==> wip/maple <==
## top
module top (
    input clk,                   
    input mode,                  
    input song,                  
    input plus,                  
    input minus,                 
    input rst,                   
    input set,                   
    input refer,                 
    input player1,               
    input player2,               
    output reg [8:0] rope,       
    output reg [1:0] sel,        
    output reg [1:0] ledr,       
    output reg [1:0] ledg,       
    output reg [1:0] ledb,       
    output reg [3:0] ledop,      
    output reg [7:0] segdata1,   
    output reg [7:0] segdata0,   
    output reg [7:0] seg,        
    output reg [7:0] sel8,       
    output reg ledplayer1,       
    output reg ledplayer2,       
    output reg buzzer,           
    output reg round_indicator_1, 
    output reg round_indicator_2 
);
Settings: LEC_CHECK=0, ABC_AREA=1, CAP_MARGIN=10, CELL_PAD_IN_SITES_DETAIL_PLACEMENT=1, CORE_ASPECT_RATIO=0.75, CORE_MARGIN=4, CORE_UTILIZATION=16, CTS_CLUSTER_SIZE=24, GPL_ROUTABILITY_DRIVEN=1, GPL_TIMING_DRIVEN=0, MAX_ROUTING_LAYER=met5, SLEW_MARGIN=0, TNS_END_PERCENT=90; clock period 6.83 ns.
run.sh (not shown) runs the stock make flow with config.mk's settings and CLKGATE_MAP_FILE=.
==> inputs of wip/sierra, as changes to wip/maple <==
Settings changed: ABC_AREA 1 to unset, CAP_MARGIN 10 to 20, CELL_PAD_IN_SITES_DETAIL_PLACEMENT 1 to unset, CORE_ASPECT_RATIO 0.75 to unset, CORE_MARGIN 4 to 2, CORE_UTILIZATION 16 to 69, CTS_CLUSTER_DIAMETER set to 253, CTS_CLUSTER_SIZE 24 to unset, GPL_ROUTABILITY_DRIVEN 1 to unset, GPL_TIMING_DRIVEN 0 to unset, MAX_ROUTING_LAYER met5 to unset, PLACE_DENSITY set to 0.6, SLEW_MARGIN 0 to 20, TNS_END_PERCENT 90 to unset.
==> flow/constraint.sdc (replaced) <==
create_clock -name core_clock -period 5.66 [get_ports {clk}]
set_input_delay 1.1320 -clock core_clock [delete_from_list [all_inputs] [get_ports {clk}]]
set_output_delay 1.1320 -clock core_clock [all_outputs]
set_load 0.01 [all_outputs]
==> comparison table <==
metric                                                        wip/sierra   wip/maple
Mapped Cells                                                        4893        5655
WL per Instance                                                  17.2 um     14.0 um
Total via count in the routed design                               36552       40467
Metal3 WL                                                        4810 um     6600 um
Number of buffers created by CTS                                      89          88
Comb area share                                                    46.3%       40.6%
Net switching fraction of the power                                33.3%       31.0%
Arr. time, crit path                                             5.91 ns     6.91 ns
Maximum number of pins on one net before global-route repair         131         106
Vias per cell                                                       5.98        4.04
Class of the tightest hold or removal check                      reg2reg   reg2async
Hpwl dp                                                         73500 um   107000 um
Logic gate share of total power                                    24.5%       20.0%
Time the final worst path needs with I/O delays and setup        5.34 ns     6.34 ns
Chip Area, Yosys                                              47400 um^2  48000 um^2
Count of inverters not on the clock network in the layout            291         811
Run status                                      timing/DRC/antenna clean  timing/DRC/antenna clean
WL met2                                                         50700 um    63900 um
Clock power share                                                  29.6%       38.2%
Post-route cell area                                          53200 um^2  57500 um^2
Clock Buffer Count                                                   128         122

========
==> inputs of branch raven <==
Starting RTL as in the previous note.
==> flow/config.mk <==
export PLATFORM = sky130hd
export DESIGN_NAME = top
export DESIGN_NICKNAME = top
export VERILOG_FILES = /design/flow/design.v
export SDC_FILE = /design/flow/constraint.sdc
export NUM_CORES = 4
export LEC_CHECK = 0
export CAP_MARGIN = 0
export CORE_ASPECT_RATIO = 1.18
export CORE_MARGIN = 8
export CORE_UTILIZATION = 32
export CTS_CLUSTER_SIZE = 58
export GPL_TIMING_DRIVEN = 0
export HOLD_SLACK_MARGIN = 0.03
export MIN_ROUTING_LAYER = met1
export SETUP_SLACK_MARGIN = -0.52
export SLEW_MARGIN = 20
==> flow/constraint.sdc <==
create_clock -name core_clock -period 10.4 [get_ports {clk}]
set_input_delay 2.0800 -clock core_clock [delete_from_list [all_inputs] [get_ports {clk}]]
set_output_delay 2.0800 -clock core_clock [all_outputs]
set_load 0.01 [all_outputs]
==> inputs of branch garnet, as changes to branch raven <==
==> flow/config.mk (replaced) <==
export PLATFORM = sky130hd
export DESIGN_NAME = top
export DESIGN_NICKNAME = top
export VERILOG_FILES = /design/flow/design.v
export SDC_FILE = /design/flow/constraint.sdc
export NUM_CORES = 4
export LEC_CHECK = 0
export CAP_MARGIN = 20
export CORE_MARGIN = 2
export CORE_UTILIZATION = 72
export CTS_CLUSTER_SIZE = 35
export HOLD_SLACK_MARGIN = 0.3
export PLACE_DENSITY = 0.7
export SETUP_SLACK_MARGIN = 1.7
export SLEW_MARGIN = 20
==> flow/constraint.sdc (replaced) <==
create_clock -name core_clock -period 6.49 [get_ports {clk}]
set_input_delay 1.2980 -clock core_clock [delete_from_list [all_inputs] [get_ports {clk}]]
set_output_delay 1.2980 -clock core_clock [all_outputs]
set_load 0.01 [all_outputs]
==> comparison table <==
quantity                                              branch garnet               branch raven
Status                                     timing/DRC/antenna clean   timing/DRC/antenna clean
Initial Utilization                                           72.3%                      32.2%
Number of cells on the critical path                             29                         30
Area of the die                                           67900 um2                 161000 um2
Critical Path RT                                            7.04 ns                   10.99 ns
Global-route wire length before repair                       178 mm                     183 mm
Sequential fraction of total cell area                        40.9%                      39.9%
Launch point of the worst reg-to-reg path               bgm.cnt2[1]                bgm.cnt2[0]
Most used cell, CP                           sky130_fd_sc_hd__buf_4      sky130_fd_sc_hd__ha_1
Data arrival time of the critical path                      5.97 ns                    8.68 ns
CP max-delay cell                          sky130_fd_sc_hd__dfrtp_4  sky130_fd_sc_hd__a311oi_1
Post-detailed-routing wire length                            109 mm                     112 mm
Final-layout clock buffer total                                 132                        141
Worst setup startpoint                                  bgm.cnt2[1]                bgm.cnt2[0]
Skew-Pair Late Insertion Delay                              0.63 ns                    0.69 ns

========
==> inputs of run C <==
Starting RTL as in the previous note.
Settings: LEC_CHECK=0, CAP_MARGIN=20, CORE_MARGIN=2, CORE_UTILIZATION=66, CTS_CLUSTER_SIZE=54, GPL_ROUTABILITY_DRIVEN=0, PLACE_DENSITY_LB_ADDON=0.02, SLEW_MARGIN=0; clock period 8.73 ns.
==> run G: changes against run C <==
CORE_UTILIZATION = 40   (was 66)
CTS_CLUSTER_SIZE = unset   (was 54)
GPL_ROUTABILITY_DRIVEN = unset   (was 0)
PLACE_DENSITY = 0.6   (was unset)
PLACE_DENSITY_LB_ADDON = unset   (was 0.02)
SETUP_SLACK_MARGIN = -0.66   (was unset)
SLEW_MARGIN = 20   (was 0)
==> flow/constraint.sdc (replaced) <==
create_clock -name core_clock -period 7.79 [get_ports {clk}]
set_input_delay 1.5580 -clock core_clock [delete_from_list [all_inputs] [get_ports {clk}]]
set_output_delay 1.5580 -clock core_clock [all_outputs]
set_load 0.01 [all_outputs]
==> run D: changes against run C <==
ABC_AREA = 1   (was unset)
CORE_UTILIZATION = 72   (was 66)
CTS_CLUSTER_DIAMETER = 133   (was unset)
CTS_CLUSTER_SIZE = unset   (was 54)
GPL_ROUTABILITY_DRIVEN = unset   (was 0)
PLACE_DENSITY_LB_ADDON = 0.01   (was 0.02)
SETUP_SLACK_MARGIN = 1.24   (was unset)
SLEW_MARGIN = 20   (was 0)
==> flow/constraint.sdc (replaced) <==
create_clock -name core_clock -period 4.33 [get_ports {clk}]
set_input_delay 0.8660 -clock core_clock [delete_from_list [all_inputs] [get_ports {clk}]]
set_output_delay 0.8660 -clock core_clock [all_outputs]
set_load 0.01 [all_outputs]
==> run A: changes against run C <==
CTS_CLUSTER_DIAMETER = 357   (was unset)
CTS_CLUSTER_SIZE = unset   (was 54)
GPL_ROUTABILITY_DRIVEN = unset   (was 0)
PLACE_DENSITY = 0.6   (was unset)
PLACE_DENSITY_LB_ADDON = unset   (was 0.02)
SLEW_MARGIN = 20   (was 0)
==> flow/constraint.sdc (replaced) <==
create_clock -name core_clock -period 5.78 [get_ports {clk}]
set_input_delay 1.1560 -clock core_clock [delete_from_list [all_inputs] [get_ports {clk}]]
set_output_delay 1.1560 -clock core_clock [all_outputs]
set_load 0.01 [all_outputs]
==> comparison table <==
quantity                                                                  run D                     run A                     run C                  run G
Result of the run                                     aborted with a tool error            finished clean            finished clean         finished clean
Last stage reached                                               global routing                         -                         -                      -
Worst hold margin                                                             -                    365 ps                    363 ps                 364 ps
Mapped Cells                                                              5,655                     4,893                     4,893                  4,893
Detailed-route vias per instance                                              -                      5.90                      5.87                   5.25
Max power group                                                               -                 registers                 registers              registers
Drt wl/cell                                                                   -                   17.0 um                   16.3 um                15.5 um
Comb area share                                                               -                     46.2%                     46.7%                  45.6%
Static leakage                                                                -                   22.2 nW                   21.8 nW                22.0 nW
Fillcell total                                                                -                     5,250                     5,283                 11,100
Fraction of area in non-clock buffers                                         -                     2.48%                     1.81%                  1.79%
Number of antenna repair diodes                                               -                         0                         0                      0
Period Utilization, post-route                                                -                     95.8%                     81.5%                  80.6%
Total Power Consumption                                                       -                   19.8 mW                   12.8 mW                15.0 mW
Terminus of the critical flop-to-flop path                                    -      bgm.buzzer$_DFF_PN0_      bgm.buzzer$_DFF_PN0_   bgm.buzzer$_DFF_PN0_
Met2 wire length                                                              -                 50,100 um                 46,600 um              47,400 um
Final antenna-violating net count                                             -                         0                         0                      0
Detail Placement HPWL                                                 84,100 um                 73,500 um                 69,700 um              73,500 um
Worst setup EP type                                                           -                      flop                      flop                   flop
Cell internal pwr                                                             -                   13.2 mW                   8.56 mW                10.1 mW
Clock distribution area overhead in the final layout                          -                     5.89%                     5.52%                  6.34%
Rel. slew slack                                                               -                     31.1%                     27.1%                  28.7%
Routed metal-1 wirelength                                                     -                 46,000 um                 45,100 um              50,500 um
Slowest cell on crit path                                                     -  sky130_fd_sc_hd__dfrtp_2  sky130_fd_sc_hd__dfrtp_1  sky130_fd_sc_hd__ha_1

========
==> nickel <==
top again, from the RTL that the note above started with.
Settings: LEC_CHECK=0, CAP_MARGIN=0, CORE_ASPECT_RATIO=1.63, CORE_MARGIN=8, CORE_UTILIZATION=32, CTS_CLUSTER_SIZE=58, GPL_TIMING_DRIVEN=0, HOLD_SLACK_MARGIN=0.03, MIN_ROUTING_LAYER=met1, SETUP_SLACK_MARGIN=-0.52, SLEW_MARGIN=20; clock period 5.72 ns.
==> inputs of harbor, as changes to nickel <==
- CAP_MARGIN: 0 -> 20
- CORE_ASPECT_RATIO: 1.63 -> unset
- CORE_MARGIN: 8 -> 2
- CORE_UTILIZATION: 32 -> 72
- CTS_CLUSTER_SIZE: 58 -> 35
- GPL_TIMING_DRIVEN: 0 -> unset
- HOLD_SLACK_MARGIN: 0.03 -> unset
- MIN_ROUTING_LAYER: met1 -> unset
- PLACE_DENSITY: unset -> 0.7
- SETUP_SLACK_MARGIN: -0.52 -> 1.7
==> flow/constraint.sdc (replaced) <==
create_clock -name core_clock -period 6.49 [get_ports {clk}]
set_input_delay 1.2980 -clock core_clock [delete_from_list [all_inputs] [get_ports {clk}]]
set_output_delay 1.2980 -clock core_clock [all_outputs]
set_load 0.01 [all_outputs]
==> inputs of yarrow, as changes to nickel <==
- CAP_MARGIN: 0 -> 20
- CORE_ASPECT_RATIO: 1.63 -> unset
- CORE_MARGIN: 8 -> 2
- CORE_UTILIZATION: 32 -> 59
- CTS_CLUSTER_SIZE: 58 -> unset
- GPL_TIMING_DRIVEN: 0 -> unset
- HOLD_SLACK_MARGIN: 0.03 -> unset
- MIN_ROUTING_LAYER: met1 -> unset
- SETUP_SLACK_MARGIN: -0.52 -> unset
==> flow/constraint.sdc (replaced) <==
create_clock -name core_clock -period 5.09 [get_ports {clk}]
set_input_delay 1.0180 -clock core_clock [delete_from_list [all_inputs] [get_ports {clk}]]
set_output_delay 1.0180 -clock core_clock [all_outputs]
set_load 0.01 [all_outputs]
==> results <==
nickel reached the layout checks and failed them: setup timing. yarrow finished but fails on setup timing. harbor completed without violations.
Of yarrow and harbor, harbor has the higher setup slack (gap 1200 ps).
Of harbor and yarrow, yarrow has the higher final cell count (gap about 4%, measured against yarrow).
Between yarrow and nickel, the lower clock power is in nickel (gap about 20%, measured against nickel).
Global-route usage: nickel < yarrow < harbor.
The highest sequential share of layout area belongs to harbor, the lowest to nickel.
The highest clock skew belongs to nickel, the lowest to yarrow.
Synthesized area is the same in harbor and nickel.
==> figures <==
item	nickel	harbor	yarrow
Hpwl dp	89,100 um	73,600 um	75,300 um
Required time of the critical path	6330 ps	7040 ps	5650 ps
First-pass GRT wire length	194,000 um	178,000 um	175,000 um
Sequential cell area	21,800 sq um	21,800 sq um	21,800 sq um
DP Cell Count	7,058	5,871	6,180
Total tool warning count	98	103	105
Setup violation total in the final timing report	1	0	1
Area of the placeable core	147,000 sq um	65,500 sq um	79,300 sq um
Largest clock skew in the final design	31.0 ps	24.6 ps	23.1 ps
Final cell area excluding filler cells	54,600 sq um	53,400 sq um	54,300 sq um
Tap Count	1,911	864	1,050
Top routing layer in use	met5	met4	met5
Outcome	failed layout checks	finished clean	failed layout checks
Layout check failures	setup timing	-	setup timing
Multi-input logic portion of the cell area	45.1%	46.6%	45.5%
Slowest cell on the critical path	sky130_fd_sc_hd__a2111oi_0	sky130_fd_sc_hd__dfrtp_4	sky130_fd_sc_hd__dfrtp_2

========
==> inputs of build 82 <==
Starting RTL as in the previous note.
export LEC_CHECK = 0
export CAP_MARGIN = 20
export CORE_MARGIN = 2
export CORE_UTILIZATION = 72
export CTS_CLUSTER_DIAMETER = 133
export CTS_CLUSTER_SIZE = 22
export PLACE_DENSITY_LB_ADDON = 0.2
export SETUP_SLACK_MARGIN = 1.23
export SLEW_MARGIN = 20
create_clock -name core_clock -period 4.33 [get_ports {clk}]
==> inputs of trial 81, as changes to build 82 <==
==> flow/config.mk (replaced) <==
export PLATFORM = sky130hd
export DESIGN_NAME = top
export DESIGN_NICKNAME = top
export VERILOG_FILES = /design/flow/design.v
export SDC_FILE = /design/flow/constraint.sdc
export NUM_CORES = 4
export LEC_CHECK = 0
export CAP_MARGIN = 20
export CORE_ASPECT_RATIO = 1.63
export CORE_MARGIN = 2
export CORE_UTILIZATION = 32
export GPL_TIMING_DRIVEN = 0
export MIN_ROUTING_LAYER = met1
export SLEW_MARGIN = 20
==> flow/constraint.sdc (replaced) <==
create_clock -name core_clock -period 10.0 [get_ports {clk}]
set_input_delay 2.0000 -clock core_clock [delete_from_list [all_inputs] [get_ports {clk}]]
set_output_delay 2.0000 -clock core_clock [all_outputs]
set_load 0.01 [all_outputs]
==> impl_metrics.yaml <==
# yosys + openroad results
clock_tree:
  cts_resized: 0
  clkLatencyLatePin_ns: 0.71
power:
  p_clk_mw: 3.50
timing:
  fmax_mhz: 120
die:
  nWellTaps: 1911
final_layout:
  fill_cells: 14760
status:
  outcome: "finished clean"
placed_design:
  dp_cells: 7062
# the run above: trial 81

==> impl_metrics.yaml <==
# yosys + openroad results
status:
  outcome: "complete, but fails checks"
  so_faults: "negative setup slack"
timing:
  finalSetupViolations: 36
  setup_slack_ns: -0.948
clock_tree:
  clkLatencyLatePin_ns: 0.64
# the run above: build 82


========
==> 05-13 <==
top again, from the RTL that the note above started with.
clock: 4.38 ns
lec_check: 0
abc_area: 1
cap_margin: 20
core_margin: 2
core_utilization: 72
cts_cluster_diameter: 55
cts_cluster_size: 42
place_density_lb_addon: 0.01
setup_slack_margin: 1.29
slew_margin: 20
tns_end_percent: 5
==> 02-05 (differences from 05-13) <==
==> flow/config.mk (replaced) <==
export PLATFORM = sky130hd
export DESIGN_NAME = top
export DESIGN_NICKNAME = top
export VERILOG_FILES = /design/flow/design.v
export SDC_FILE = /design/flow/constraint.sdc
export NUM_CORES = 4
export LEC_CHECK = 0
export CAP_MARGIN = 20
export CORE_MARGIN = 2
export CORE_UTILIZATION = 37
export PLACE_DENSITY = 0.6
export SLEW_MARGIN = 20
==> flow/constraint.sdc (replaced) <==
create_clock -name core_clock -period 11.3 [get_ports {clk}]
set_input_delay 2.2600 -clock core_clock [delete_from_list [all_inputs] [get_ports {clk}]]
set_output_delay 2.2600 -clock core_clock [all_outputs]
set_load 0.01 [all_outputs]
==> run summary <==
Numbers from the implementation run.

The flow ran to the end and the layout has no timing, DRC or antenna violations. The number of buffers created by CTS is 95. The synthesized instance count is 4893.

Power attributed to sequential cells is 0.00456 W. The chip occupies 131000 µm². For this configuration, the core starts out at a cell density of 37.2%. The total routed wire length on the met1 layer is 49.8 mm. Setup violations remaining at the end of the flow were counted as 0.

The placed instances occupy a cell area of 50400 µm². The fraction of power consumed by the clock network is 31.7%. OpenSTA, run right after detailed placement, puts the worst setup slack at 3850 ps. In the final timing run, aggregate negative setup slack is 0 ps.

The combined flip-flop and latch cell area is 21800 µm². The number of gates given a new drive strength after cts is 0. The first detailed-routing pass took 6 iterations. The transition time at the pin with the least slew margin is 1090 ps. After synthesis, the cell types taking the most area are sky130_fd_sc_hd__edfxtp_1, sky130_fd_sc_hd__dfrtp_1, sky130_fd_sc_hd__ha_1. Leaving out filler cells and counting taps, the final layout contains 6835. The share of the Yosys chip area taken by registers is 46.1%.
# the run above: 02-05

==> run summary <==
Numbers from the implementation run.

In this run the layout check failures are negative setup slack. The total routed wire length on the met1 layer is 49.4 mm. Synthesis handed over a netlist of 5655 instances. By area the synthesized netlist is led by sky130_fd_sc_hd__edfxtp_1, sky130_fd_sc_hd__dfrtp_1, sky130_fd_sc_hd__ha_1. The final worst slack is -325 ps. The initial utilization of the core area, before any placement, comes to 72.9%. The number of standard cells in the layout, taps in and fillers out is 7048. The final setup TNS is -325 ps. For this run, the final setup violation count is recorded as 1. The number of gates resized after CTS was 255. The sequential cells in the finished layout cover a total of 21800 µm². The pre-CTS setup slack is -452 ps. The flow reports power dissipated in sequential cells as 0.00847 W. The flow ran to the end, but the layout failed its checks. The cell area after placement is 51600 µm². The sequential-to-total area share from yosys stat is 45.5%.
# the run above: 05-13

Power is estimated from default activity; no workload was simulated.
